`config.mk`:
```
export PLATFORM = sky130hd
export DESIGN_NAME = gainBal
export DESIGN_NICKNAME = gainBal
export VERILOG_FILES = /design/flow/design.v
export SDC_FILE = /design/flow/constraint.sdc
export NUM_CORES = 4
export LEC_CHECK = 0
export ABC_AREA = 1
export CAP_MARGIN = 40
export CORE_MARGIN = 4
export CORE_UTILIZATION = 44
export CTS_CLUSTER_DIAMETER = 99
export CTS_CLUSTER_SIZE = 81
export GPL_ROUTABILITY_DRIVEN = 1
export HOLD_SLACK_MARGIN = 0.1
export MAX_ROUTING_LAYER = met4
export MIN_ROUTING_LAYER = met2
export SETUP_SLACK_MARGIN = -0.41
export SLEW_MARGIN = 10
```
`run.sh`:
```
#!/bin/bash
# the make line also repeats each setting of config.mk as NAME=value (left out here)
make -C /OpenROAD-flow-scripts/flow DESIGN_CONFIG=/design/flow/config.mk WORK_HOME=/design/flow/orfs CLKGATE_MAP_FILE= finish
```
`design.v`:
```
module gainBal (
    input  wire             clk,
    input  wire             rstn,
    input  wire             din_val,
    input  wire [255:0]     din,
    input  wire [63:0]      gain,
    input  wire [31:0]      bal,
    output reg              dout_val,
    output reg  [255:0]     dout
);
reg [7:0]  gain_mem[7:0];
reg [7:0]  bal_mem[3:0];
reg [15:0] mult[0:7];
reg [47:0] quot[0:7];
integer i, j, k, l;
always @* begin
    for (l=0; l<8; l=l+1) begin
        gain_mem[l]     = gain[8*l +: 8];
        if (l < 4)
            bal_mem[l]  = bal[8*l +: 8];
    end
end
always @(posedge clk or negedge rstn) begin
    if (!rstn) begin
        for (i=0; i<8; i=i+1) begin
            mult[i] <= 16'd0;
        end
    end
    else begin
        for (i=0; i<4; i=i+1) begin
            mult[2*i  ] <= {{8{gain_mem[2*i  ][7]}}, gain_mem[2*i  ]} * {{8{~bal_mem[i][7]}}, ~bal_mem[i]};
            mult[2*i+1] <= {{8{gain_mem[2*i+1][7]}}, gain_mem[2*i+1]} * {{8{ bal_mem[i][7]}},  bal_mem[i]};
        end
    end
end
always @(posedge clk or negedge rstn) begin
    if (!rstn) begin
        dout_val    <= 1'b0;
        for (j=0; j<8; j=j+1) begin
            quot[j] <= 48'd0;
        end
    end
    else begin
        dout_val    <= din_val;
        for (j=0; j<8; j=j+1) begin
            quot[j] <= {16'd0, din[32*j +:32]} * {{32{mult[j][15]}}, mult[j]};
        end
    end
end
always @* begin
    for (k=0; k<8; k=k+1) begin
        dout[32*k +:32] = quot[k][47:16];
    end
end
endmodule
```
`constraint.sdc`:
```
create_clock -name core_clock -period 6.04 [get_ports {clk}]
set_input_delay 1.2080 -clock core_clock [delete_from_list [all_inputs] [get_ports {clk}]]
set_output_delay 1.2080 -clock core_clock [all_outputs]
set_load 0.01 [all_outputs]
```
==> metrics.yaml, run 1 <==
status: "failed layout checks"
so_faults: "setup timing"
grt-ovfl-total: 0
synth_top_area_share: 0.4418
grt_pass1_wl_mm: 883.2
io_buffers: 611
globalplace.congestion: 1.066
cp_slowest_cell: "fa_1"
slowest_delay_ns: 0.55
r2r-end: "quot[3][20]"
ys.flops: 385
skew_ns: 0.05367
startpoint: "din[146]"
grt_pass1_vias: 230600
cts.htree.levels: 2
cts_buffers: 52
xor_area_frac: 0.01505
fin_nets: 29830
synth_area_leader_cell: "fa_1"
cp-start-kind: "input port"
worstPathMaxFanout: 8
adder_share: 0.5442
drcViolationCount: 0
wl_met3_mm: 220.7
fmax_mhz: 158.4
path_depth: 23
dr.max_layer_used: "met4"
synthToLayoutAreaGrowth_pct: 18.45
wl_met1_um: 0
io_pins: 612
fin_setup_tns_ns: -27.53
path_cells: "clkdlybuf4s50_1, buf_6, nand2_1, fa_1, inv_1, fa_1, fa_1, fa_1, fa_1, inv_1, fa_1, inv_1, ha_1, nand2_1, nor2_2, inv_1, nor2_1, inv_1, nor2_1, buf_4, nor2_1, nand2_1, xor2_1"
holdCritPathClass: "input port to asynchronous set/reset pin"
top_cell: "inv_1"
async_flop_share: 1.000
ys_cells: 22490
hpwl_mm: 454.4
maxCapViolCount: 0
fill_cells: 38000
synth_nets: 28020
rsz0062_at_grt: "yes"
drt-initial-drc-count: 31600
cp.required_ns: 6.75
tightest_slew_ns: 0.8927
dieArea_um2: 398900
path_common_cell: "fa_1"
antenna_left: 0
die_h_um: 631.6
antenna_found_initial: 8
finalCritPeriodShare: 1.045
fp.coreArea_um2: 386500
die_w_um: 631.6
avgSynthCellArea_um2: 7.608
period_needed_ns: 6.314
tool_warnings: 36
num_vias: 196300
setup_ws_ns: -0.2744
cp-end-kind: "register"
route.met2.wl_mm: 275.5
edf_count: 0
synth_seq_share: 0.05631
synthFlopType: "dfrtp_1"
critPathArrivalTime_ns: 7.02
firstDrtPassIters: 14
post-place-cells: 29420
fp-row-count: 228
vias_per_cell: 6.627
worst-r2r-cell-count: 23
wire_per_inst_um: 18.60
crit_buf_inv: 8
ys_sh_mux: 0
synth-warning-count: 5
clk_pin_slew_worst_paths_ns: 0.09
layout.cells.non_filler: 29630
crit_end: "quot[4][29]"
r2r_slack_ns: -0.01
clock_latency_ns: 0.85
ys_sh_simple: 0.1725
path_delay_family: "adder cells"
setup_viol: 220
cts_tree: "done"
fp-utilization: 0.4426
yosys-top-cells-area: "fa_1, inv_1, nand2_1"
r2r_start: "mult[3][10]"
place_ws_ns: -1.258
synth_cell_types: 44
top_cells_by_count: "inv_1, nand2_1, fa_1"
cts.sink_count: 385
synth.cellmix.compoundShare: 0.03546
routed_wl_mm: 551.1
setup.worst_path.class: "input port to register"
ys_area_um2: 171100
grt_max_degree: 106
clock_path_buffers: 3
hold_slack_ns: 0.3789
topCombFamilyByArea: "adder cells"
grtUsageTotal: 0.4421
synthCells: 22490
syn-cell-area_um2: 171100
relSlewSlack: 0.4048
hold_viol_final: 0
root_buffer: "clkbuf_16"
drv_slew: 0
[routing by layer]
layer	global-route usage	vias up
met1	-	74550
met4	0.07697	0
met3	0.5764	5304
met5	-	-
li1	-	66470
met2	0.5093	50020
[through the flow]
| stage | area [um2] | utilization |
|---|---|---|
| after floorplan | 171100 | - |
| after global placement | 199700 | 0.5167 |
| after detailed placement | 199700 | 0.5168 |
| after CTS | 201700 | 0.5218 |
| after global routing | 202500 | 0.5238 |
| final | 202700 | 0.5243 |
[repair_timing]
item,4_1_cts,5_1_grt
hold buffers,0,0
resized,0,243
setup buffers,0,1
endpoints found under the setup margin,0,147
[final cells by class]
cell class | instances | area (um2) | area share
well taps | 5175 | 6475 | 0.03195
clock buffers | 55 | 1354 | 0.006680
clock inverters | 39 | 595.6 | 0.002939
diodes | 112 | 280.3 | 0.001383
multi-input cells | 14060 | 131900 | 0.6508
inverters | 7156 | 26860 | 0.1325
repair buffers | 2649 | 25570 | 0.1262
flip-flops and latches | 385 | 9634 | 0.04754
==> run 2, diff against run 1 <==
- ABC_AREA: 1 -> 0
- CAP_MARGIN: 40 -> 5
- CELL_PAD_IN_SITES_GLOBAL_PLACEMENT: default -> 0
- CORE_ASPECT_RATIO: default -> 0.56
- CORE_MARGIN: 4 -> 2
- CORE_UTILIZATION: 44 -> 72
- CTS_CLUSTER_DIAMETER: 99 -> 28
- CTS_CLUSTER_SIZE: 81 -> 61
- HOLD_SLACK_MARGIN: 0.1 -> default
- MAX_ROUTING_LAYER: met4 -> default
- MIN_ROUTING_LAYER: met2 -> default
- PLACE_DENSITY_LB_ADDON: default -> 0.01
- SETUP_SLACK_MARGIN: -0.41 -> 0.58
- TNS_END_PERCENT: default -> 85
- clock period: 6.04 -> 2.01 ns (I/O delays scaled with it)
==> metrics.yaml, run 2 <==
synth_cell_types: 80
hold_viol_final: 0
dieArea_um2: 221700
wl_met3_mm: 78.02
cts_buffers: 90
die_w_um: 627.6
worstPathMaxFanout: 10
drcViolationCount: 0
io_pins: 612
adder_share: 0.5938
top_cell: "inv_1"
setup_viol: 559
path_depth: 26
fmax_mhz: 140.5
grt-ovfl-total: 0
syn-cell-area_um2: 156800
yosys-top-cells-area: "fa_1, ha_1, inv_1"
cp-end-kind: "register"
relSlewSlack: 0.4524
route.met2.wl_mm: 212.1
drv_slew: 0
cts.sink_count: 385
hold_path.startpoint: "din_val"
synth_top_area_share: 0.4821
synth-warning-count: 5
grt_max_degree: 52
crit_end: "quot[1][47]"
holdCritPathClass: "input port to register"
startpoint: "mult[1][6]"
r2r_start: "mult[1][6]"
clk_pin_slew_worst_paths_ns: 0.05
fp-row-count: 128
worst-r2r-cell-count: 26
hpwl_mm: 396.0
synth_area_leader_cell: "fa_1"
wl_met1_mm: 189.3
edf_count: 0
skew_ns: 0.04773
flop_area_um2: 9689
cts_tree: "done"
grt_pass1_wl_mm: 771.9
fin_nets: 25310
r2r_slack_ns: -5.11
fin_area_um2: 194400
num_vias: 130200
critPathArrivalTime_ns: 7.73
path_delay_family: "adder cells"
async_flop_share: 1.000
routed_wl_mm: 508.1
cp-start-kind: "register"
firstDrtPassIters: 7
clock_latency_ns: 0.77
combGateArea_um2: 131400
dr.max_layer_used: "met5"
ys.flops: 385
drt-initial-drc-count: 15090
fill_cells: 9986
slowest_delay_ns: 0.56
grtUsageTotal: 0.4535
die_h_um: 353.2
synth.cellmix.compoundShare: 0.03410
wire_per_inst_um: 22.22
synthToLayoutAreaGrowth_pct: 23.99
rsz0062_at_grt: "yes"
grt_pass1_vias: 138500
vias_per_cell: 5.693
status: "failed layout checks"
finalCritPeriodShare: 3.541
xor_area_frac: 0.02139
synthCells: 17230
period_needed_ns: 7.118
fp-utilization: 0.7230
antenna_left: 0
synth_nets: 22760
r2r-end: "quot[1][47]"
so_faults: "setup timing"
topCombFamilyByArea: "adder cells"
setup.worst_path.class: "register to register"
synth_seq_share: 0.06145
hold_depth: 1
top_cells_by_count: "inv_1, fa_1, nand2_1"
tool_warnings: 29
cp_slowest_cell: "fa_1"
cts.htree.levels: 3
ys_area_um2: 156800
fp.coreArea_um2: 216800
dpl_cell_area_um2: 185900
synthFlopType: "dfrtp_1"
ys_sh_mux: 0.00006384
setup_ws_ns: -5.108
maxCapViolCount: 0
crit_buf_inv: 9
antenna_found_initial: 99
ys_cells: 17230
tightest_slew_ns: 0.8128
clock_path_buffers: 3
io_buffers: 611
place_ws_ns: -5.409
globalplace.congestion: 1.046
hold_end: "dout_val"
avgSynthCellArea_um2: 9.100
ys_sh_simple: 0.1620
root_buffer: "clkbuf_16"
cp.required_ns: 2.62
path_common_cell: "fa_1"
==> run 2: cell type report <==
cell class                 count  share of cell area
multi-input combinational  11540              0.6757
clock inverter                63            0.004158
inverter                    4626             0.08935
tap                         2925             0.01883
sequential                   385             0.04984
timing repair buffer        3143              0.1486
clock buffer                 104             0.01237
antenna                       89            0.001146
==> run 2: stage by stage <==
step                      hold WS (ns)  utilization  instances  setup TNS, ns
after floorplan                 0.1064            -      17230       -1034.17
after global placement          0.3969       0.8572      22420       -1417.81
after detailed placement        0.4002       0.8572      22420       -1445.96
after CTS                      0.08491       0.8861      22710       -1237.23
after global routing            0.1001       0.8964      22870       -1334.79
final                           0.1105       0.8965      22870       -1279.80
==> run 2: per-layer routing <==
| layer | vias up | global-route usage |
|---|---|---|
| met1 | 64080 | 0.6395 |
| li1 | 54550 | - |
| met4 | 22 | 0.1899 |
| met3 | 1754 | 0.1718 |
| met5 | - | 0 |
| met2 | 9798 | 0.6337 |
==> run 2: what timing repair did <==
item,in CTS,in global routing
endpoints found under the setup margin,624,625
setup buffers,115,68
endpoints found under the hold margin,18,0
pin swaps,290,273
hold buffers,1,0
cloned,7,6
gates resized,447,324
==> run 3, diff against run 2 <==
- ABC_AREA: 0 -> 1
- CAP_MARGIN: 5 -> 20
- CELL_PAD_IN_SITES_GLOBAL_PLACEMENT: 0 -> default
- CORE_ASPECT_RATIO: 0.56 -> default
- CTS_CLUSTER_DIAMETER: 28 -> 398
- CTS_CLUSTER_SIZE: 61 -> 96
- GPL_ROUTABILITY_DRIVEN: 1 -> default
- PLACE_DENSITY: default -> 0.36
- PLACE_DENSITY_LB_ADDON: 0.01 -> default
- SETUP_SLACK_MARGIN: 0.58 -> default
- SLEW_MARGIN: 10 -> 20
- TNS_END_PERCENT: 85 -> 15
- clock period: 2.01 -> 4.69 ns (I/O delays scaled with it)
==> metrics.yaml, run 3 <==
clock_path_buffers: 3
avgSynthCellArea_um2: 7.608
fp-utilization: 0.7254
ys_cells: 22490
cts.htree.levels: 1
async_flop_share: 1.000
topCombFamilyByArea: "adder cells"
cts.sink_count: 385
syn-cell-area_um2: 171100
io_pins: 612
synth_area_leader_cell: "fa_1"
cts_buffers: 8
post-place-cells: 27770
yosys-top-cells-area: "fa_1, inv_1, nand2_1"
grt-ovfl-total: 392
ys_sh_mux: 0
ys.flops: 385
synth_seq_share: 0.05631
fp-row-count: 178
synth_nets: 28020
status: "stopped before the end"
fp.coreArea_um2: 235900
synth_cell_types: 44
synthFlopType: "dfrtp_1"
die_h_um: 491.5
edf_count: 0
grtUsageTotal: 0.8034
root_buffer: "clkbuf_16"
ys_sh_simple: 0.1725
xor_area_frac: 0.01505
top_cell: "inv_1"
place_ws_ns: -2.144
synth.cellmix.compoundShare: 0.03546
ys_area_um2: 171100
io_buffers: 611
error: "[ERROR GRT-0232] Routing congestion too high. Check the congestion heatmap in the GUI."
lastStage: "5_1_grt"
globalplace.congestion: 1.030
adder_share: 0.5442
synth-warning-count: 5
top_cells_by_count: "inv_1, nand2_1, fa_1"
synthCells: 22490
dieArea_um2: 241500
die_w_um: 491.5
synth_top_area_share: 0.4418
hpwl_mm: 480.7
[run 3: per-layer routing]
layer	GRT overflow	global-route usage
met5	3	0.5190
met1	21	0.7857
met3	36	0.7073
met2	181	0.9419
met4	151	0.7657
[run 3: stage by stage]
stage / TNS, ns / hold WS, ns / area, um2
CTS: -231.79 / 0.03460 / 211000
detailed placement: -510.36 / 0.9036 / 202900
global placement: -471.45 / 0.9023 / 202900
floorplan: -219.39 / 0.6424 / 176900
[run 3: what timing repair did]
action / 4_1_cts
hold buffers: 0
cloned: 82
setup endpoints to repair: 270
resized: 1202
pin swaps: 544
setup buffers: 308
==> run 4, diff against run 3 <==
- ABC_AREA: 1 -> default
- CORE_UTILIZATION: 72 -> 69
- CTS_CLUSTER_DIAMETER: 398 -> default
- PLACE_DENSITY: 0.36 -> default
- TNS_END_PERCENT: 15 -> default
- clock period: 4.69 -> 5.67 ns (I/O delays scaled with it)
==> metrics.yaml, run 4 <==
grt_pass1_wl_mm: 700.1
root_buffer: "clkbuf_16"
fp-row-count: 174
ys_sh_mux: 0.00006384
tool_warnings: 38
grtUsageTotal: 0.3850
relSlewSlack: 0.4036
setup.worst_path.class: "input port to register"
avgSynthCellArea_um2: 9.100
maxCapViolCount: 0
rsz0062_at_grt: "yes"
r2r-end: "quot[5][40]"
setup_ws_ns: -1.007
fp.coreArea_um2: 225300
cp-end-kind: "register"
grt_max_degree: 120
critPathArrivalTime_ns: 7.32
synth_area_leader_cell: "fa_1"
synth_nets: 22760
vias_per_cell: 5.410
synth_top_area_share: 0.4821
synthFlopType: "dfrtp_1"
ys.flops: 385
status: "failed layout checks"
ys_sh_simple: 0.1620
clk_pin_slew_worst_paths_ns: 0.07
async_flop_share: 1.000
cp.required_ns: 6.31
period_needed_ns: 6.677
globalplace.congestion: 0.9595
io_pins: 612
tightest_slew_ns: 0.8945
cts_hold_buffers: 0
hold_slack_ns: 0.3722
io_buffers: 611
flop_area_um2: 9663
clock_latency_ns: 0.76
wire_per_inst_um: 18.91
worst-r2r-cell-count: 24
drt-initial-drc-count: 7852
hold_viol_final: 0
crit_buf_inv: 9
yosys-top-cells-area: "fa_1, ha_1, inv_1"
post-place-cells: 22310
clock_path_buffers: 3
path_delay_family: "adder cells"
firstDrtPassIters: 7
edf_count: 0
synth_seq_share: 0.06145
worstPathMaxFanout: 6
slowest_delay_ns: 0.52
finalCritPeriodShare: 1.178
r2r_start: "mult[5][4]"
synth.cellmix.compoundShare: 0.03410
topCombFamilyByArea: "adder cells"
path_common_cell: "fa_1"
fp-utilization: 0.6958
fill_cells: 12960
antenna_left: 0
setup_viol: 243
startpoint: "din[160]"
grt-ovfl-total: 0
num_vias: 123300
synth_cell_types: 80
skew_ns: 0.04181
so_faults: "setup timing"
grt_pass1_vias: 136300
adder_share: 0.5938
synth-warning-count: 5
top_cell: "inv_1"
synthToLayoutAreaGrowth_pct: 22.91
routed_wl_mm: 431.1
cp-start-kind: "input port"
top_cells_by_count: "inv_1, fa_1, nand2_1"
xor_area_frac: 0.02139
dieArea_um2: 231100
drcViolationCount: 0
cts_buffers: 56
ys_area_um2: 156800
ys_cells: 17230
die_h_um: 480.7
fin_nets: 25240
cts_tree: "done"
r2r_slack_ns: -0.96
antenna_found_initial: 70
fmax_mhz: 149.8
syn-cell-area_um2: 156800
cts.htree.levels: 2
cp_slowest_cell: "fa_1"
cts.sink_count: 385
path_depth: 27
die_w_um: 480.7
synthCells: 17230
crit_end: "quot[5][40]"
combGateArea_um2: 131100
drv_slew: 0
hpwl_mm: 348.3
layout.cells.non_filler: 22790
holdCritPathClass: "input port to asynchronous set/reset pin"
==> run 4: area by class of cell <==
type                       count  share of cell area
antenna                       47           0.0006103
clock buffer                  66            0.007837
clock inverter                40            0.002980
inverter                    4626             0.09011
multi-input combinational  11540              0.6803
sequential                   385             0.05014
tap                         2992             0.01943
timing repair buffer        3100              0.1486
==> run 4: per-stage QoR <==
stage          instance area [um2]  setup WS [ns]  utilization  TNS (ns)
2_1_floorplan               159100         -1.074            -   -125.89
3_3_place_gp                184200         -2.084       0.8175   -416.08
3_5_place_dp                184200         -2.217       0.8175   -437.38
4_1_cts                     191000        -0.9951       0.8478   -120.65
5_1_grt                     192700         -1.149       0.8551   -171.80
6_report                    192700         -1.007       0.8552   -132.31
==> run 4: what timing repair did <==
action / CTS / global route
cloned: 24 / 5
gates resized: 1140 / 353
setup buffers: 247 / 82
setup endpoints to repair: 253 / 258
pin swaps: 526 / 335
==> run 4: per-layer routing <==
metal | global-route usage | up-vias | routed length [um] | part of all wire
met5 | 0 | - | 290 | 0.00067
met4 | 0.2001 | 48 | 27970 | 0.065
met3 | 0.06526 | 1437 | 36590 | 0.085
met2 | 0.6392 | 5128 | 208000 | 0.48
met1 | 0.4877 | 62360 | 158200 | 0.37
li1 | - | 54330 | - | -
==> run 5, diff against run 4 <==
- ABC_AREA: default -> 1
- CORE_ASPECT_RATIO: default -> 0.69
- CORE_UTILIZATION: 69 -> 72
- CTS_CLUSTER_DIAMETER: default -> 348
- CTS_CLUSTER_SIZE: 96 -> 99
- HOLD_SLACK_MARGIN: default -> 0.3
- SETUP_SLACK_MARGIN: default -> 1.28
- clock period: 5.67 -> 5.47 ns (I/O delays scaled with it)
==> metrics.yaml, run 5 <==
status: "stopped before the end"
lastStage: "5_1_grt"
error: "[ERROR GRT-0232] Routing congestion too high. Check the congestion heatmap in the GUI."
synth_seq_share: 0.05631
synth_area_leader_cell: "fa_1"
async_flop_share: 1.000
ys_sh_simple: 0.1725
synthFlopType: "dfrtp_1"
topCombFamilyByArea: "adder cells"
avgSynthCellArea_um2: 7.608
synth_cell_types: 44
cts.htree.levels: 1
xor_area_frac: 0.01505
cts_buffers: 8
cts.sink_count: 385
grt-ovfl-total: 3737
die_w_um: 590.8
top_cell: "inv_1"
synth_top_area_share: 0.4418
ys.flops: 385
fp-utilization: 0.7246
fp.coreArea_um2: 236100
die_h_um: 408.9
root_buffer: "clkbuf_16"
clock_path_buffers: 3
yosys-top-cells-area: "fa_1, inv_1, nand2_1"
fp-row-count: 148
io_pins: 612
ys_cells: 22490
edf_count: 0
grtUsageTotal: 0.8878
dpl_cell_area_um2: 201200
adder_share: 0.5442
hpwl_mm: 456.6
synthCells: 22490
io_buffers: 611
dieArea_um2: 241600
synth.cellmix.compoundShare: 0.03546
ys_sh_mux: 0
syn-cell-area_um2: 171100
ys_area_um2: 171100
top_cells_by_count: "inv_1, nand2_1, fa_1"
globalplace.congestion: 1.034
synth_nets: 28020
synth-warning-count: 5
==> run 5: stage by stage <==
stage | setup slack (ns) | cells | util
2_1_floorplan | -0.3352 | 22490 | -
3_3_place_gp | -1.400 | 27340 | 0.8521
3_5_place_dp | -1.450 | 27340 | 0.8521
4_1_cts | -0.3478 | 27960 | 0.9078
==> run 5: per-layer routing <==
layer  overflow  GRT usage
met1        224     0.8699
met2       2199      1.007
met3        218     0.7972
met4       1076     0.8847
met5         20     0.6028
==> run 5: timing repair <==
| action | 4_1_cts |
|---|---|
| setup buffers | 487 |
| hold buffers | 1 |
| gates cloned | 120 |
| endpoints found under the hold margin | 1 |
| setup endpoints to repair | 324 |
| resized | 2470 |
| pin swaps | 1114 |
==> run 6, diff against run 5 <==
- ABC_AREA: 1 -> default
- CAP_MARGIN: 20 -> 15
- CORE_ASPECT_RATIO: 0.69 -> default
- CTS_CLUSTER_DIAMETER: 348 -> default
- CTS_CLUSTER_SIZE: 99 -> default
- HOLD_SLACK_MARGIN: 0.3 -> default
- SETUP_SLACK_MARGIN: 1.28 -> 0.55
- clock period: 5.47 -> 7.12 ns (I/O delays scaled with it)
==> metrics.yaml, run 6 <==
vias_per_cell: 5.519
syn-cell-area_um2: 156800
synthFlopType: "dfrtp_1"
ys_sh_simple: 0.1620
grtUsageTotal: 0.3914
r2r-end: "quot[2][42]"
hold_viol_final: 0
clk_pin_slew_worst_paths_ns: 0.07
adder_share: 0.5938
top_cell: "inv_1"
r2r_slack_ns: 0.24
synth-warning-count: 5
path_delay_family: "adder cells"
num_vias: 121000
grt-ovfl-total: 0
rsz0062_at_grt: "yes"
slowest_delay_ns: 0.52
top_cells_by_count: "inv_1, fa_1, nand2_1"
cp-end-kind: "register"
root_buffer: "clkbuf_16"
grt_max_degree: 142
synth_area_leader_cell: "fa_1"
grt_pass1_wl_mm: 685.0
grt_pass1_vias: 133000
edf_count: 0
fin_setup_tns_ns: -0.001879
dieArea_um2: 221500
so_faults: "setup timing"
xor_area_frac: 0.02139
finish.utilization: 0.8532
fin_nets: 24520
die_w_um: 470.7
yosys-top-cells-area: "fa_1, ha_1, inv_1"
antenna_found_initial: 83
setup.worst_path.class: "input port to register"
path_common_cell: "buf_6"
firstDrtPassIters: 14
async_flop_share: 1.000
cts_hold_buffers: 0
finalCritPeriodShare: 1.000
crit_end: "quot[5][46]"
drcViolationCount: 0
cp_slowest_cell: "fa_1"
status: "failed layout checks"
antenna_left: 0
setup_ws_ns: -0.001879
startpoint: "din[165]"
hpwl_mm: 338.6
clock_path_buffers: 3
ys_area_um2: 156800
synthCells: 17230
hold_slack_ns: 0.5934
drv_slew: 0
synth_nets: 22760
synth_cell_types: 80
cp.required_ns: 7.72
layout.cells.non_filler: 21930
cts_buffers: 57
globalplace.congestion: 0.9717
r2r_start: "mult[2][7]"
maxCapViolCount: 0
ys_cells: 17230
io_buffers: 611
ys_sh_mux: 0.00006384
cts.htree.levels: 2
tightest_slew_ns: 1.063
critPathArrivalTime_ns: 7.72
drt-initial-drc-count: 8210
crit_buf_inv: 12
synth_seq_share: 0.06145
clock_latency_ns: 0.75
setup_viol: 1
path_depth: 28
skew_ns: 0.04638
worst-r2r-cell-count: 27
io_pins: 612
synth.cellmix.compoundShare: 0.03410
avgSynthCellArea_um2: 9.100
synthToLayoutAreaGrowth_pct: 17.94
post-place-cells: 21510
worstPathMaxFanout: 5
fp.coreArea_um2: 216700
fp-row-count: 171
die_h_um: 470.7
tool_warnings: 39
fmax_mhz: 140.4
routed_wl_mm: 421.1
synth_top_area_share: 0.4821
cts_tree: "done"
cp-start-kind: "input port"
relSlewSlack: 0.2912
topCombFamilyByArea: "adder cells"
period_needed_ns: 7.122
fp-utilization: 0.7234
ys.flops: 385
holdCritPathClass: "input port to asynchronous set/reset pin"
wire_per_inst_um: 19.20
cts.sink_count: 385
[run 6: stage by stage]
step           setup slack (ns)  area [um2]
2_1_floorplan           0.08504      158500
3_3_place_gp             -1.023      177100
3_5_place_dp             -1.072      177100
4_1_cts               -0.008910      182200
5_1_grt                 -0.1324      184900
6_report              -0.001879      184900
[run 6: repair_timing]
| item | in CTS | in global routing |
|---|---|---|
| setup buffers | 146 | 93 |
| pin swaps | 411 | 472 |
| setup endpoints to repair | 212 | 200 |
| gates resized | 839 | 686 |
| cloned | 23 | 14 |
[run 6: layout make-up]
| cell class | instances | area (um2) |
|---|---|---|
| diodes | 47 | 117.6 |
| clock buffers | 68 | 1559 |
| clock inverters | 37 | 535.5 |
| fillers | 12520 | 31820 |
| inverters | 4626 | 17360 |
| multi-input cells | 11540 | 130700 |
| flip-flops and latches | 385 | 9671 |
| well taps | 2854 | 3571 |
| repair buffers | 2381 | 21360 |
[run 6: routing by layer]
| metal | vias up | share of wire | global-route usage | routed length, um |
|---|---|---|---|---|
| met1 | 61660 | 0.37 | 0.5032 | 156100 |
| met5 | - | 0.00098 | 0 | 414 |
| met4 | 70 | 0.058 | 0.1879 | 24280 |
| li1 | 52920 | - | - | - |
| met2 | 5128 | 0.48 | 0.6374 | 201900 |
| met3 | 1279 | 0.091 | 0.08309 | 38340 |
==> run 7, diff against run 6 <==
- ABC_AREA: default -> 0
- CAP_MARGIN: 15 -> 5
- CELL_PAD_IN_SITES_GLOBAL_PLACEMENT: default -> 0
- CORE_ASPECT_RATIO: default -> 0.94
- CORE_UTILIZATION: 72 -> 67
- CTS_CLUSTER_SIZE: default -> 96
- GPL_ROUTABILITY_DRIVEN: default -> 1
- PLACE_DENSITY_LB_ADDON: default -> 0.12
- SETUP_SLACK_MARGIN: 0.55 -> default
- SLEW_MARGIN: 20 -> 35
- TNS_END_PERCENT: default -> 85
- clock period: 7.12 -> 5.58 ns (I/O delays scaled with it)
==> metrics.yaml, run 7 <==
drcViolationCount: 0
synth.cellmix.compoundShare: 0.03410
layout.cells.non_filler: 23100
fin_area_um2: 195700
holdCritPathClass: "input port to asynchronous set/reset pin"
firstDrtPassIters: 7
vias_per_cell: 5.481
synthCells: 17230
synth_cell_types: 80
tool_warnings: 30
grt-ovfl-total: 0
topCombFamilyByArea: "adder cells"
ys_cells: 17230
r2r-end: "quot[2][47]"
cts_tree: "done"
fp-utilization: 0.6721
cts.htree.levels: 2
finalCritPeriodShare: 1.216
relSlewSlack: 0.4944
drv_slew: 0
cts.sink_count: 385
synth_nets: 22760
fin_nets: 25410
die_h_um: 473.0
async_flop_share: 1.000
hpwl_mm: 354.3
worstPathMaxFanout: 5
synth_seq_share: 0.06145
hold_viol_final: 0
rsz0062_at_grt: "yes"
worst-r2r-cell-count: 22
top_cell: "inv_1"
ys_sh_mux: 0.00006384
globalplace.congestion: 0.9687
setup_ws_ns: -1.205
skew_ns: 0.02863
path_depth: 24
grt_pass1_wl_mm: 720.3
synth_area_leader_cell: "fa_1"
period_needed_ns: 6.785
cts_hold_buffers: 0
so_faults: "setup timing"
grt_max_degree: 90
hold_slack_ns: 0.3484
tightest_slew_ns: 0.7584
adder_share: 0.5938
slowest_delay_ns: 0.56
cts_buffers: 56
wl_met3_mm: 42.82
fp-row-count: 172
avgSynthCellArea_um2: 9.100
antenna_left: 0
io_buffers: 611
die_w_um: 503.0
root_buffer: "clkbuf_16"
fp.coreArea_um2: 233300
setup_viol: 250
synthFlopType: "dfrtp_1"
fmax_mhz: 147.4
ys.flops: 385
r2r_start: "mult[2][15]"
syn-cell-area_um2: 156800
grtUsageTotal: 0.3850
cp_slowest_cell: "fa_1"
synth_top_area_share: 0.4821
cp.required_ns: 6.22
status: "failed layout checks"
path_delay_family: "adder cells"
path_common_cell: "fa_1"
dpl_cell_area_um2: 184600
edf_count: 0
clock_path_buffers: 3
wire_per_inst_um: 19.63
xor_area_frac: 0.02139
wl_met1_mm: 160.6
crit_buf_inv: 6
routed_wl_mm: 453.4
startpoint: "din[72]"
dr.max_layer_used: "met5"
drt-initial-drc-count: 10090
cp-start-kind: "input port"
synthToLayoutAreaGrowth_pct: 24.83
grt_pass1_vias: 138800
io_pins: 612
ys_sh_simple: 0.1620
path_cells: "buf_4, buf_6, buf_4, nand2_1, fa_1, inv_1, fa_1, fa_1, fa_2, fa_1, inv_2, fa_1, inv_2, ha_4, nand4_1, a211oi_2, and2_4, a221oi_4, a211oi_4, o2111ai_4, or4b_4, a21boi_2, nor2_2, xnor2_1"
crit_end: "quot[2][47]"
r2r_slack_ns: -1.13
cp-end-kind: "register"
synth-warning-count: 5
clock_latency_ns: 0.76
post-place-cells: 22520
yosys-top-cells-area: "fa_1, ha_1, inv_1"
dieArea_um2: 237900
top_cells_by_count: "inv_1, fa_1, nand2_1"
ys_area_um2: 156800
critPathArrivalTime_ns: 7.43
num_vias: 126600
maxCapViolCount: 0
antenna_found_initial: 62
clk_pin_slew_worst_paths_ns: 0.07
route.met2.wl_mm: 218.4
setup.worst_path.class: "input port to register"
==> run 7: cell type report <==
type | instances | area (um2)
fill | 13080 | 37560
sequential | 385 | 9673
antenna | 39 | 97.59
multi-input combinational | 11540 | 132500
tap | 3132 | 3919
clock buffer | 63 | 1489
inverter | 4626 | 17370
clock inverter | 40 | 469.2
timing repair buffer | 3278 | 30250
==> run 7: timing repair <==
item,4_1_cts,5_1_grt
gates resized,1429,682
gates cloned,31,5
setup endpoints to repair,257,267
pin swaps,671,654
buffers inserted,314,146
==> run 7: metrics by stage <==
| stage | worst slack (ns) | util | TNS [ns] |
|---|---|---|---|
| final | -1.205 | 0.8390 | -157.17 |
| after global placement | -2.329 | 0.7912 | -441.66 |
| after floorplan | -1.147 | - | -143.83 |
| after detailed placement | -2.449 | 0.7912 | -463.61 |
| after CTS | -1.159 | 0.8272 | -151.52 |
| after global routing | -1.314 | 0.8389 | -193.74 |
==> run 7: per-layer routing <==
metal / track usage / up-vias
met2: 0.6335 / 6371
met5: 0.003266 / -
met1: 0.4799 / 63660
li1: - / 54700
met4: 0.2063 / 32
met3: 0.07864 / 1824
==> run 8, diff against run 7 <==
- CAP_MARGIN: 5 -> 0
- CELL_PAD_IN_SITES_GLOBAL_PLACEMENT: 0 -> 3
- CORE_ASPECT_RATIO: 0.94 -> default
- CORE_UTILIZATION: 67 -> 50
- CTS_CLUSTER_SIZE: 96 -> default
- GPL_ROUTABILITY_DRIVEN: 1 -> 0
- HOLD_SLACK_MARGIN: default -> 0.21
- MAX_ROUTING_LAYER: default -> met4
- MIN_ROUTING_LAYER: default -> met2
- PLACE_DENSITY_LB_ADDON: 0.12 -> default
- SLEW_MARGIN: 35 -> 20
- TNS_END_PERCENT: 85 -> default
- clock period: 5.58 -> 9.0 ns (I/O delays scaled with it)
==> metrics.yaml, run 8 <==
adder_share: 0.5938
slowest_delay_ns: 0.77
die_w_um: 564.0
fin_nets: 23400
io_pins: 612
maxCapViolCount: 0
fp.coreArea_um2: 311900
fmax_mhz: 118.9
cp_slowest_cell: "clkdlybuf4s50_1"
drv_slew: 0
period_needed_ns: 8.409
num_vias: 152700
synth_top_area_share: 0.4821
r2r-end: "quot[6][39]"
antenna_left: 0
worst-r2r-cell-count: 23
fill_cells: 29420
ys.flops: 385
async_flop_share: 1.000
vias_per_cell: 6.891
hold_viol_final: 0
hold_slack_ns: 1.005
synth_cell_types: 80
worstPathMaxFanout: 7
root_buffer: "clkbuf_16"
clock_latency_ns: 0.86
crit_buf_inv: 6
cp.required_ns: 9.72
post-cts-setup-buffer-count: 0
r2r_start: "mult[6][1]"
path_cells: "clkdlybuf4s50_1, nand2_1, fa_1, fa_1, fa_1, inv_1, fa_1, fa_1, inv_1, fa_1, inv_1, ha_1, a21oi_1, o21ai_0, a31oi_1, o21ai_0, a221oi_1, buf_4, a21o_1, a311oi_1, buf_4, o21ai_0, o21bai_1, xor2_1"
grt_pass1_vias: 185300
path_depth: 24
routed_wl_mm: 448.2
hpwl_mm: 361.8
xor_area_frac: 0.02139
drt-initial-drc-count: 20230
startpoint: "din[206]"
status: "timing/DRC/antenna clean"
synthToLayoutAreaGrowth_pct: 10.44
critPathArrivalTime_ns: 9.13
tool_warnings: 35
avgSynthCellArea_um2: 9.100
syn-cell-area_um2: 156800
ctsResizeCount: 0
drcViolationCount: 0
path_common_cell: "fa_1"
tightest_slew_ns: 1.180
rsz0062_at_grt: "no"
die_h_um: 564.0
fin_setup_tns_ns: 0
synth_seq_share: 0.06145
cts_buffers: 60
grt-ovfl-total: 0
top_cell: "inv_1"
cts_tree: "done"
grt_max_degree: 108
holdCritPathClass: "input port to asynchronous set/reset pin"
antenna_found_initial: 3
synthCells: 17230
ys_sh_simple: 0.1620
cts.sink_count: 385
fp-row-count: 205
clk_pin_slew_worst_paths_ns: 0.06
cp-end-kind: "register"
topCombFamilyByArea: "adder cells"
ys_area_um2: 156800
use_met3: 0.6161
io_buffers: 611
setup.worst_path.class: "input port to register"
cp-start-kind: "input port"
dieArea_um2: 318100
cts_hold_buffers: 0
synth_area_leader_cell: "fa_1"
r2r_slack_ns: 1.20
finalCritPeriodShare: 0.9343
cts.htree.levels: 2
top_cells_by_count: "inv_1, fa_1, nand2_1"
ys_sh_mux: 0.00006384
edf_count: 0
skew_ns: 0.07664
flop_area_um2: 9657
firstDrtPassIters: 10
fp-utilization: 0.5027
grtUsageTotal: 0.4559
relSlewSlack: 0.2136
path_delay_family: "adder cells"
combGateArea_um2: 127200
synth_nets: 22760
clock_path_buffers: 3
yosys-top-cells-area: "fa_1, ha_1, inv_1"
wire_per_inst_um: 20.22
use_met1: 0
crit_end: "quot[6][39]"
ys_cells: 17230
grt_pass1_wl_mm: 718.7
setup_viol: 0
busiest_layer: "met3"
synthFlopType: "dfrtp_1"
synth-warning-count: 5
grt.met2_usage: 0.5137
synth.cellmix.compoundShare: 0.03410
-- run 8: layout make-up --
type,instances,share of cell area
tap,4140,0.02992
multi-input combinational,11540,0.7348
clock inverter,37,0.002775
inverter,4626,0.1003
antenna,107,0.001546
timing repair buffer,1258,0.06547
sequential,385,0.05577
clock buffer,76,0.009488
-- run 8: routing by layer --
metal  up-vias  part of all wire
li1      50520                 -
met1     58620                 0
met2     40300              0.50
met3      3288              0.42
met4         0             0.073
met5         -                 0
-- run 8: through the flow --
stage	instances	utilization	cell area, um2	worst slack [ns]
floorplan	17230	-	156800	1.184
global placement	21940	0.5475	170800	0.09673
detailed placement	21940	0.5475	170800	0.08400
CTS	22060	0.5543	172900	0.9020
global route	22060	0.5543	172900	0.1309
finish	22160	0.5552	173200	0.5911
==> run 9, diff against run 8 <==
- ABC_AREA: 0 -> default
- CAP_MARGIN: 0 -> 15
- CELL_PAD_IN_SITES_GLOBAL_PLACEMENT: 3 -> default
- CORE_UTILIZATION: 50 -> 72
- GPL_ROUTABILITY_DRIVEN: 0 -> default
- HOLD_SLACK_MARGIN: 0.21 -> default
- MAX_ROUTING_LAYER: met4 -> default
- MIN_ROUTING_LAYER: met2 -> default
- SETUP_SLACK_MARGIN: default -> -0.49
- clock period: 9.0 -> 6.4 ns (I/O delays scaled with it)
==> metrics.yaml, run 9 <==
fmax_mhz: 144.7
synthFlopType: "dfrtp_1"
io_pins: 612
fin_nets: 24450
synth_cell_types: 80
holdCritPathClass: "input port to asynchronous set/reset pin"
grt_pass1_vias: 131400
fin_setup_tns_ns: -35.54
top_cells_by_count: "inv_1, fa_1, nand2_1"
path_cells: "dlygate4sd2_1, bufbuf_16, and2_1, fa_1, ha_1, inv_1, fa_2, fa_1, inv_1, fa_1, inv_1, fa_1, inv_2, ha_4, a21o_1, a21o_1, a211o_1, a221oi_4, a211oi_4, o2111ai_4, a21boi_2, o21a_2, or2_0, o311ai_1"
yosys-top-cells-area: "fa_1, ha_1, inv_1"
ys_sh_simple: 0.1620
synth_seq_share: 0.06145
hold_viol_final: 0
worstPathMaxFanout: 5
die_w_um: 470.7
drt-initial-drc-count: 7728
edf_count: 0
root_buffer: "clkbuf_16"
top_cell: "inv_1"
setup_ws_ns: -0.5104
tightest_slew_ns: 0.9065
grt_max_degree: 117
clk_pin_slew_worst_paths_ns: 0.06
wire_per_inst_um: 18.69
adder_share: 0.5938
globalplace.congestion: 0.9512
path_depth: 24
relSlewSlack: 0.3957
die_h_um: 470.7
path_delay_family: "adder cells"
setup.worst_path.class: "input port to register"
cts_hold_buffers: 0
xor_area_frac: 0.02139
fp-utilization: 0.7234
drcViolationCount: 0
synth_top_area_share: 0.4821
routed_wl_mm: 408.7
fin_area_um2: 182400
synthCells: 17230
topCombFamilyByArea: "adder cells"
async_flop_share: 1.000
crit_end: "quot[2][45]"
synth_nets: 22760
fp.coreArea_um2: 216700
finalCritPeriodShare: 1.080
maxCapViolCount: 0
cp.required_ns: 7.04
ys.flops: 385
clock_path_buffers: 3
place_ws_ns: -1.745
vias_per_cell: 5.470
slowest_delay_ns: 0.57
dieArea_um2: 221500
clock_latency_ns: 0.77
hpwl_mm: 342.4
crit_buf_inv: 6
firstDrtPassIters: 9
period_needed_ns: 6.910
skew_ns: 0.03176
tool_warnings: 39
r2r_start: "mult[2][5]"
synth_area_leader_cell: "fa_1"
cp_slowest_cell: "fa_1"
so_faults: "setup timing"
worst-r2r-cell-count: 22
grtUsageTotal: 0.3843
drv_slew: 0
cts_buffers: 58
ys_area_um2: 156800
r2r_slack_ns: -0.29
grt-ovfl-total: 0
dpl_cell_area_um2: 179000
fill_cells: 13080
ys_cells: 17230
fp-row-count: 171
rsz0062_at_grt: "yes"
cts_tree: "done"
setup_viol: 174
r2r-end: "quot[2][45]"
antenna_found_initial: 87
path_common_cell: "fa_1"
grt_pass1_wl_mm: 674.6
status: "failed layout checks"
cts.sink_count: 385
cts.htree.levels: 2
cp-start-kind: "input port"
io_buffers: 611
finish.utilization: 0.8418
startpoint: "din[67]"
num_vias: 119600
critPathArrivalTime_ns: 7.55
syn-cell-area_um2: 156800
synth-warning-count: 5
cp-end-kind: "register"
avgSynthCellArea_um2: 9.100
ys_sh_mux: 0.00006384
synth.cellmix.compoundShare: 0.03410
synthToLayoutAreaGrowth_pct: 16.36
antenna_left: 0
hold_slack_ns: 0.4425
[run 9: layout make-up]
type	instances	area (um2)	share of cell area
Clock buffer	69	1573	0.008620
Timing Repair Buffer	2310	21150	0.1159
Tap cell	2854	3571	0.01957
Clock inverter	38	450.4	0.002469
Inverter	4626	17360	0.09517
Sequential cell	385	9635	0.05281
Multi-Input combinational cell	11540	128600	0.7047
Antenna cell	50	125.1	0.0006858
[run 9: layer usage]
layer	vias to the layer above	wire length [um]	track usage
li1	52720	-	-
met1	60740	153100	0.5002
met2	4969	194500	0.6226
met3	1103	39530	0.08780
met4	76	21060	0.1670
met5	-	447	0
[run 9: metrics by stage]
| step | cells |
|---|---|
| after global routing | 21860 |
| after CTS | 21810 |
| final | 21870 |
| after global placement | 21720 |
| after floorplan | 17230 |
| after detailed placement | 21720 |
[run 9: what timing repair did]
action | in CTS | in global routing
gates cloned | 2 | 7
pin swaps | 65 | 222
resized | 189 | 446
buffers inserted | 17 | 61
setup endpoints to repair | 119 | 134
endpoints found under the hold margin | 0 | 0
==> run 10, diff against run 9 <==
- ABC_AREA: default -> 0
- CELL_PAD_IN_SITES_GLOBAL_PLACEMENT: default -> 0
- CORE_ASPECT_RATIO: default -> 0.94
- CTS_CLUSTER_SIZE: default -> 40
- GPL_ROUTABILITY_DRIVEN: default -> 1
- HOLD_SLACK_MARGIN: default -> 0.29
- PLACE_DENSITY: default -> 0.64
- SETUP_SLACK_MARGIN: -0.49 -> -0.36
- SLEW_MARGIN: 20 -> 35
- TNS_END_PERCENT: default -> 85
- clock period: 6.4 -> 5.02 ns (I/O delays scaled with it)
==> metrics.yaml, run 10 <==
crit_buf_inv: 7
avgSynthCellArea_um2: 9.100
path_delay_family: "adder cells"
synth_nets: 22760
fp-row-count: 166
synthFlopType: "dfrtp_1"
clk_pin_slew_worst_paths_ns: 0.06
io_pins: 612
hold_end: "dout_val"
cts_buffers: 55
cp_slowest_cell: "fa_1"
vias_per_cell: 5.531
hold_depth: 1
antenna_found_initial: 85
globalplace.congestion: 0.9596
clock_path_buffers: 3
num_vias: 124900
firstDrtPassIters: 6
adder_share: 0.5938
path_common_cell: "fa_1"
routed_wl_mm: 443.6
ys_sh_mux: 0.00006384
synth_cell_types: 80
edf_count: 0
cp-start-kind: "input port"
place_ws_ns: -2.658
synthCells: 17230
period_needed_ns: 6.648
dpl_cell_area_um2: 184400
ys.flops: 385
setup_viol: 274
cts.htree.levels: 2
grtUsageTotal: 0.4122
fp-utilization: 0.7224
die_h_um: 456.4
setup.worst_path.class: "input port to register"
top_cells_by_count: "inv_1, fa_1, nand2_1"
r2r-end: "quot[2][45]"
path_depth: 25
async_flop_share: 1.000
fin_area_um2: 191700
dieArea_um2: 221500
synth_seq_share: 0.06145
drv_slew: 0
hold_path.startpoint: "din_val"
yosys-top-cells-area: "fa_1, ha_1, inv_1"
layout.cells.non_filler: 22590
synth.cellmix.compoundShare: 0.03410
ys_area_um2: 156800
status: "failed layout checks"
syn-cell-area_um2: 156800
cp.required_ns: 5.60
clock_latency_ns: 0.77
xor_area_frac: 0.02139
synthToLayoutAreaGrowth_pct: 22.29
tool_warnings: 31
grt_pass1_vias: 139800
wire_per_inst_um: 19.64
ys_sh_simple: 0.1620
grt_max_degree: 83
fin_setup_tns_ns: -279.43
top_cell: "inv_1"
post-place-cells: 22220
slowest_delay_ns: 0.55
antenna_left: 0
cp-end-kind: "register"
maxCapViolCount: 0
relSlewSlack: 0.4952
hpwl_mm: 354.8
setup_ws_ns: -1.628
cts_tree: "done"
fmax_mhz: 150.4
worstPathMaxFanout: 9
skew_ns: 0.04862
worst-r2r-cell-count: 25
synth_area_leader_cell: "fa_1"
root_buffer: "clkbuf_16"
ys_cells: 17230
fp.coreArea_um2: 217000
holdCritPathClass: "input port to register"
r2r_start: "mult[2][6]"
critPathArrivalTime_ns: 7.23
finalCritPeriodShare: 1.324
so_faults: "setup timing"
io_buffers: 611
grt-ovfl-total: 0
die_w_um: 485.3
crit_end: "quot[2][45]"
topCombFamilyByArea: "adder cells"
drt-initial-drc-count: 8879
startpoint: "din[71]"
synth-warning-count: 5
grt_pass1_wl_mm: 717.9
drcViolationCount: 0
synth_top_area_share: 0.4821
cts.sink_count: 385
fin_nets: 25160
hold_viol_final: 0
tightest_slew_ns: 0.7571
r2r_slack_ns: -1.62
rsz0062_at_grt: "yes"
run 10: area by class of cell:
class                      instances  area, um2
antenna                           58      145.1
clock inverter                    42      551.8
sequential                       385       9703
multi-input combinational      11540     131200
clock buffer                      61       1429
inverter                        4626      17360
timing repair buffer            3027      27750
tap                             2856       3573
fill                           10980      25310
run 10: per-stage QoR:
| step | hold WS, ns | util |
|---|---|---|
| after floorplan | 0.6627 | - |
| after global placement | 0.9058 | 0.8494 |
| after detailed placement | 0.9141 | 0.8494 |
| after CTS | 0.6407 | 0.8774 |
| after global routing | 0.6641 | 0.8834 |
| final | 0.6792 | 0.8834 |
run 10: per-layer routing:
layer / part of all wire / track usage / vias to the layer above
met5: 0.00059 / 0 / -
met4: 0.079 / 0.2644 / 42
met3: 0.085 / 0.07954 / 1688
met2: 0.49 / 0.6831 / 5862
met1: 0.35 / 0.4966 / 63140
li1: - / - / 54210
run 10: timing repair:
action / 4_1_cts / 5_1_grt
gates resized: 1023 / 317
setup endpoints to repair: 256 / 265
setup buffers: 224 / 53
hold buffers: 1 / 0
pin swaps: 427 / 263
hold endpoints to repair: 3 / 0
gates cloned: 19 / 2
==> run 11, diff against run 10 <==
- CELL_PAD_IN_SITES_DETAIL_PLACEMENT: default -> 1
- CELL_PAD_IN_SITES_GLOBAL_PLACEMENT: 0 -> 1
- CORE_ASPECT_RATIO: 0.94 -> 1.75
- CORE_MARGIN: 2 -> 5
- CORE_UTILIZATION: 72 -> 51
- CTS_CLUSTER_SIZE: 40 -> 12
- MIN_ROUTING_LAYER: default -> met1
- PLACE_DENSITY: 0.64 -> default
- PLACE_DENSITY_LB_ADDON: default -> 0.12
- SETUP_SLACK_MARGIN: -0.36 -> 1.11
- SLEW_MARGIN: 35 -> 5
- clock period: 5.02 -> 5.46 ns (I/O delays scaled with it)
==> metrics.yaml, run 11 <==
status: "failed layout checks"
so_faults: "setup timing"
ys_cells: 17230
holdCritPathClass: "input port to register"
xor_area_frac: 0.02139
synth.cellmix.compoundShare: 0.03410
worst-r2r-cell-count: 26
vias_per_cell: 5.771
flop_area_um2: 9671
grt_max_degree: 79
grt-ovfl-total: 0
cts_tree: "done"
drcViolationCount: 0
path_common_cell: "fa_1"
antenna_left: 0
path_depth: 26
crit_buf_inv: 8
fill_cells: 33770
routed_wl_mm: 702.2
synth_area_leader_cell: "fa_1"
r2r-end: "quot[7][43]"
clk_pin_slew_worst_paths_ns: 0.06
yosys-top-cells-area: "fa_1, ha_1, inv_1"
relSlewSlack: 0.3365
topCombFamilyByArea: "adder cells"
antenna_found_initial: 106
grt.met2_usage: 0.7110
setup_viol: 265
ys_area_um2: 156800
startpoint: "mult[7][9]"
period_needed_ns: 7.508
busiest_layer: "met2"
drv_slew: 0
num_vias: 140400
clock_latency_ns: 0.83
cts.htree.levels: 2
adder_share: 0.5938
hold_depth: 1
hold_slack_ns: 0.6892
dieArea_um2: 319100
use_met3: 0.07618
fin_nets: 25690
tightest_slew_ns: 0.9953
synth_cell_types: 80
rsz0062_at_grt: "yes"
io_pins: 612
combGateArea_um2: 133100
synth-warning-count: 5
setup.worst_path.class: "register to register"
wire_per_inst_um: 28.86
path_delay_family: "adder cells"
r2r_slack_ns: -2.05
globalplace.congestion: 0.9369
dpl_cell_area_um2: 188100
hold_viol_final: 0
cp-start-kind: "register"
maxCapViolCount: 0
io_buffers: 611
syn-cell-area_um2: 156800
critPathArrivalTime_ns: 8.25
post-place-cells: 23580
edf_count: 0
cp.required_ns: 6.20
place_ws_ns: -2.707
avgSynthCellArea_um2: 9.100
ys.flops: 385
clock_path_buffers: 3
root_buffer: "clkbuf_16"
finalCritPeriodShare: 1.375
crit_end: "quot[7][43]"
fp-utilization: 0.5114
use_met1: 0.3577
cts.sink_count: 385
hold_path.startpoint: "din_val"
synthFlopType: "dfrtp_1"
top_cell: "inv_1"
cts_buffers: 56
slowest_delay_ns: 0.92
drt-initial-drc-count: 9828
synthCells: 17230
top_cells_by_count: "inv_1, fa_1, nand2_1"
die_w_um: 429.1
r2r_start: "mult[7][9]"
synth_top_area_share: 0.4821
setup_ws_ns: -2.048
grt_pass1_vias: 163500
fmax_mhz: 133.2
skew_ns: 0.05681
fin_area_um2: 201600
tool_warnings: 29
fp-row-count: 269
ys_sh_simple: 0.1620
hpwl_mm: 468.3
grtUsageTotal: 0.3849
firstDrtPassIters: 6
ys_sh_mux: 0.00006384
layout.cells.non_filler: 24330
cp-end-kind: "register"
synth_nets: 22760
worstPathMaxFanout: 24
fp.coreArea_um2: 306600
grt_pass1_wl_mm: 930.7
synth_seq_share: 0.06145
die_h_um: 743.5
synthToLayoutAreaGrowth_pct: 28.55
hold_end: "dout_val"
cp_slowest_cell: "fa_1"
async_flop_share: 1.000
[run 11: what timing repair did]
action	in CTS	in global routing
buffers inserted	387	165
endpoints found under the hold margin	38	0
cloned	32	7
pin swaps	696	548
endpoints found under the setup margin	313	320
resized	1521	664
hold buffers	1	0
[run 11: stage by stage]
stage | setup TNS [ns] | util
3_5_place_dp | -536.11 | 0.6133
3_3_place_gp | -500.53 | 0.6133
5_1_grt | -314.97 | 0.6569
2_1_floorplan | -167.89 | -
6_report | -283.19 | 0.6574
4_1_cts | -189.09 | 0.6455
[run 11: cell type report]
class,count,share of cell area
Inverter,4626,0.08619
Multi-Input combinational cell,11540,0.6604
Antenna cell,62,0.0007697
Clock buffer,68,0.007580
Sequential cell,385,0.04798
Timing Repair Buffer,3558,0.1698
Tap cell,4065,0.02523
Clock inverter,35,0.002011
[run 11: metal layers]
| layer | routed length (um) | up-vias |
|---|---|---|
| met4 | 88020 | 98 |
| met1 | 201900 | 71480 |
| met2 | 348700 | 8438 |
| li1 | - | 55270 |
| met5 | 1076 | - |
| met3 | 62450 | 5154 |
==> run 12, diff against run 11 <==
- ABC_AREA: 0 -> default
- CAP_MARGIN: 15 -> 20
- CELL_PAD_IN_SITES_DETAIL_PLACEMENT: 1 -> default
- CELL_PAD_IN_SITES_GLOBAL_PLACEMENT: 1 -> default
- CORE_ASPECT_RATIO: 1.75 -> default
- CORE_MARGIN: 5 -> 2
- CORE_UTILIZATION: 51 -> 72
- CTS_CLUSTER_DIAMETER: default -> 47
- CTS_CLUSTER_SIZE: 12 -> 22
- GPL_ROUTABILITY_DRIVEN: 1 -> default
- HOLD_SLACK_MARGIN: 0.29 -> default
- MIN_ROUTING_LAYER: met1 -> default
- PLACE_DENSITY_LB_ADDON: 0.12 -> 0.28
- SETUP_SLACK_MARGIN: 1.11 -> 1.06
- SLEW_MARGIN: 5 -> 20
- TNS_END_PERCENT: 85 -> default
- clock period: 5.46 -> 6.84 ns (I/O delays scaled with it)
==> metrics.yaml, run 12 <==
status: "failed layout checks"
so_faults: "setup timing"
fin_nets: 24690
ys_sh_simple: 0.1620
cp_slowest_cell: "fa_1"
ys.flops: 385
drt-initial-drc-count: 15690
cp.required_ns: 7.50
tool_warnings: 38
io_pins: 612
cp-start-kind: "input port"
synthFlopType: "dfrtp_1"
finalCritPeriodShare: 1.121
synthCells: 17230
critPathArrivalTime_ns: 8.33
fp-row-count: 171
ys_sh_mux: 0.00006384
path_delay_family: "adder cells"
cp-end-kind: "register"
wire_per_inst_um: 24.04
skew_ns: 0.03851
root_buffer: "clkbuf_16"
synthToLayoutAreaGrowth_pct: 20.63
crit_end: "quot[6][45]"
vias_per_cell: 6.086
fp-utilization: 0.7234
worstPathMaxFanout: 5
cts.htree.levels: 3
antenna_found_initial: 112
grt_max_degree: 127
period_needed_ns: 7.671
tightest_slew_ns: 1.103
fp.coreArea_um2: 216700
globalplace.congestion: 0.9620
adder_share: 0.5938
cts_tree: "done"
holdCritPathClass: "input port to asynchronous set/reset pin"
setup.worst_path.class: "input port to register"
synth_nets: 22760
synth-warning-count: 5
syn-cell-area_um2: 156800
cts.sink_count: 385
relSlewSlack: 0.2646
io_buffers: 611
antenna_left: 0
top_cell: "inv_1"
ys_cells: 17230
r2r_slack_ns: -0.70
die_w_um: 470.7
topCombFamilyByArea: "adder cells"
clock_path_buffers: 3
r2r_start: "mult[6][9]"
synth_area_leader_cell: "fa_1"
worst-r2r-cell-count: 23
drcViolationCount: 0
synth_top_area_share: 0.4821
async_flop_share: 1.000
clk_pin_slew_worst_paths_ns: 0.06
cts_buffers: 83
top_cells_by_count: "inv_1, fa_1, nand2_1"
yosys-top-cells-area: "fa_1, ha_1, inv_1"
hpwl_mm: 351.3
dpl_cell_area_um2: 177400
hold_viol_final: 0
place_ws_ns: -1.283
cts_hold_buffers: 0
setup_ws_ns: -0.8306
grt_pass1_wl_mm: 760.9
crit_buf_inv: 7
r2r-end: "quot[6][45]"
maxCapViolCount: 0
firstDrtPassIters: 10
fmax_mhz: 130.4
path_depth: 25
xor_area_frac: 0.02139
routed_wl_mm: 532.8
avgSynthCellArea_um2: 9.100
grtUsageTotal: 0.4405
edf_count: 0
grt-ovfl-total: 0
grt_pass1_vias: 146100
fin_area_um2: 189100
die_h_um: 470.7
synth_cell_types: 80
drv_slew: 0
clock_latency_ns: 0.79
synth.cellmix.compoundShare: 0.03410
ys_area_um2: 156800
num_vias: 134900
setup_viol: 83
dieArea_um2: 221500
path_common_cell: "fa_1"
rsz0062_at_grt: "yes"
startpoint: "din[200]"
slowest_delay_ns: 0.98
synth_seq_share: 0.06145
==> run 12: final cells by class <==
class                   count  area [um2]
clock buffers              94        2168
multi-input cells       11540      132300
well taps                2854        3571
inverters                4626       17370
clock inverters            58       774.5
fillers                  9612       27610
flip-flops and latches    385        9711
diodes                     84       210.2
repair buffers           2530       23040
==> run 12: layer usage <==
| layer | track usage | up-vias | part of all wire |
|---|---|---|---|
| met5 | 0 | - | 0.0012 |
| met4 | 0.3212 | 66 | 0.11 |
| met3 | 0.1249 | 4537 | 0.13 |
| met2 | 0.7155 | 11150 | 0.45 |
| met1 | 0.5000 | 65830 | 0.30 |
| li1 | - | 53330 | - |
==> run 12: what timing repair did <==
action                     in CTS  in global routing
setup endpoints to repair     260                280
resized                      1346                872
cloned                         21                  3
setup buffers                 273                123
pin swaps                     662                676
==> run 12: per-stage QoR <==
stage / hold WS, ns / setup TNS [ns] / cells / utilization
4_1_cts: 0.6225 / -0.08206 / 21960 / 0.8558
3_3_place_gp: 0.9602 / -160.27 / 21510 / 0.8183
2_1_floorplan: 0.6627 / -0.5108 / 17230 / -
3_5_place_dp: 0.9774 / -186.04 / 21510 / 0.8183
5_1_grt: 0.6675 / -44.21 / 22150 / 0.8724
6_report: 0.6118 / -28.13 / 22170 / 0.8726
==> run 13, diff against run 12 <==
- ABC_AREA: default -> 0
- CAP_MARGIN: 20 -> 15
- CELL_PAD_IN_SITES_DETAIL_PLACEMENT: default -> 1
- CELL_PAD_IN_SITES_GLOBAL_PLACEMENT: default -> 1
- CORE_ASPECT_RATIO: default -> 0.63
- CORE_UTILIZATION: 72 -> 54
- CTS_CLUSTER_DIAMETER: 47 -> default
- CTS_CLUSTER_SIZE: 22 -> 12
- GPL_ROUTABILITY_DRIVEN: default -> 1
- HOLD_SLACK_MARGIN: default -> 0.29
- MIN_ROUTING_LAYER: default -> met1
- PLACE_DENSITY_LB_ADDON: 0.28 -> 0.12
- SETUP_SLACK_MARGIN: 1.06 -> 1.11
- SLEW_MARGIN: 20 -> 5
- TNS_END_PERCENT: default -> 85
- clock period: 6.84 -> 5.46 ns (I/O delays scaled with it)
==> metrics.yaml, run 13 <==
synth_nets: 22760
xor_area_frac: 0.02139
avgSynthCellArea_um2: 9.100
hpwl_mm: 495.1
grt-ovfl-total: 252
synth-warning-count: 5
die_w_um: 682.9
clock_path_buffers: 3
synth_cell_types: 80
cts_buffers: 55
synth_seq_share: 0.06145
yosys-top-cells-area: "fa_1, ha_1, inv_1"
status: "stopped before the end"
grtUsageTotal: 0.7199
error: "[ERROR GRT-0232] Routing congestion too high. Check the congestion heatmap in the GUI."
globalplace.congestion: 0.9447
ys_cells: 17230
adder_share: 0.5938
synth_area_leader_cell: "fa_1"
ys_area_um2: 156800
async_flop_share: 1.000
ys_sh_mux: 0.00006384
place_ws_ns: -2.471
synth_top_area_share: 0.4821
lastStage: "5_1_grt"
synthFlopType: "dfrtp_1"
fp.coreArea_um2: 287900
io_buffers: 611
synth.cellmix.compoundShare: 0.03410
topCombFamilyByArea: "adder cells"
ys_sh_simple: 0.1620
fp-row-count: 156
dpl_cell_area_um2: 186900
ys.flops: 385
cts.htree.levels: 2
top_cells_by_count: "inv_1, fa_1, nand2_1"
fp-utilization: 0.5446
syn-cell-area_um2: 156800
io_pins: 612
top_cell: "inv_1"
edf_count: 0
die_h_um: 431.7
dieArea_um2: 294800
cts.sink_count: 385
synthCells: 17230
root_buffer: "clkbuf_16"
## run 13: timing repair
item	CTS
buffers inserted	353
resized	1374
gates cloned	26
pin swaps	731
hold buffers	1
endpoints found under the setup margin	315
endpoints found under the hold margin	21
## run 13: per-layer routing
metal / track usage / overflow
met1: 0.7098 / 0
met2: 0.9075 / 100
met3: 0.5489 / 26
met4: 0.7154 / 124
met5: 0.2977 / 2
## run 13: per-stage QoR
stage	cells
3_5_place_dp	23310
2_1_floorplan	17230
3_3_place_gp	23310
4_1_cts	23790
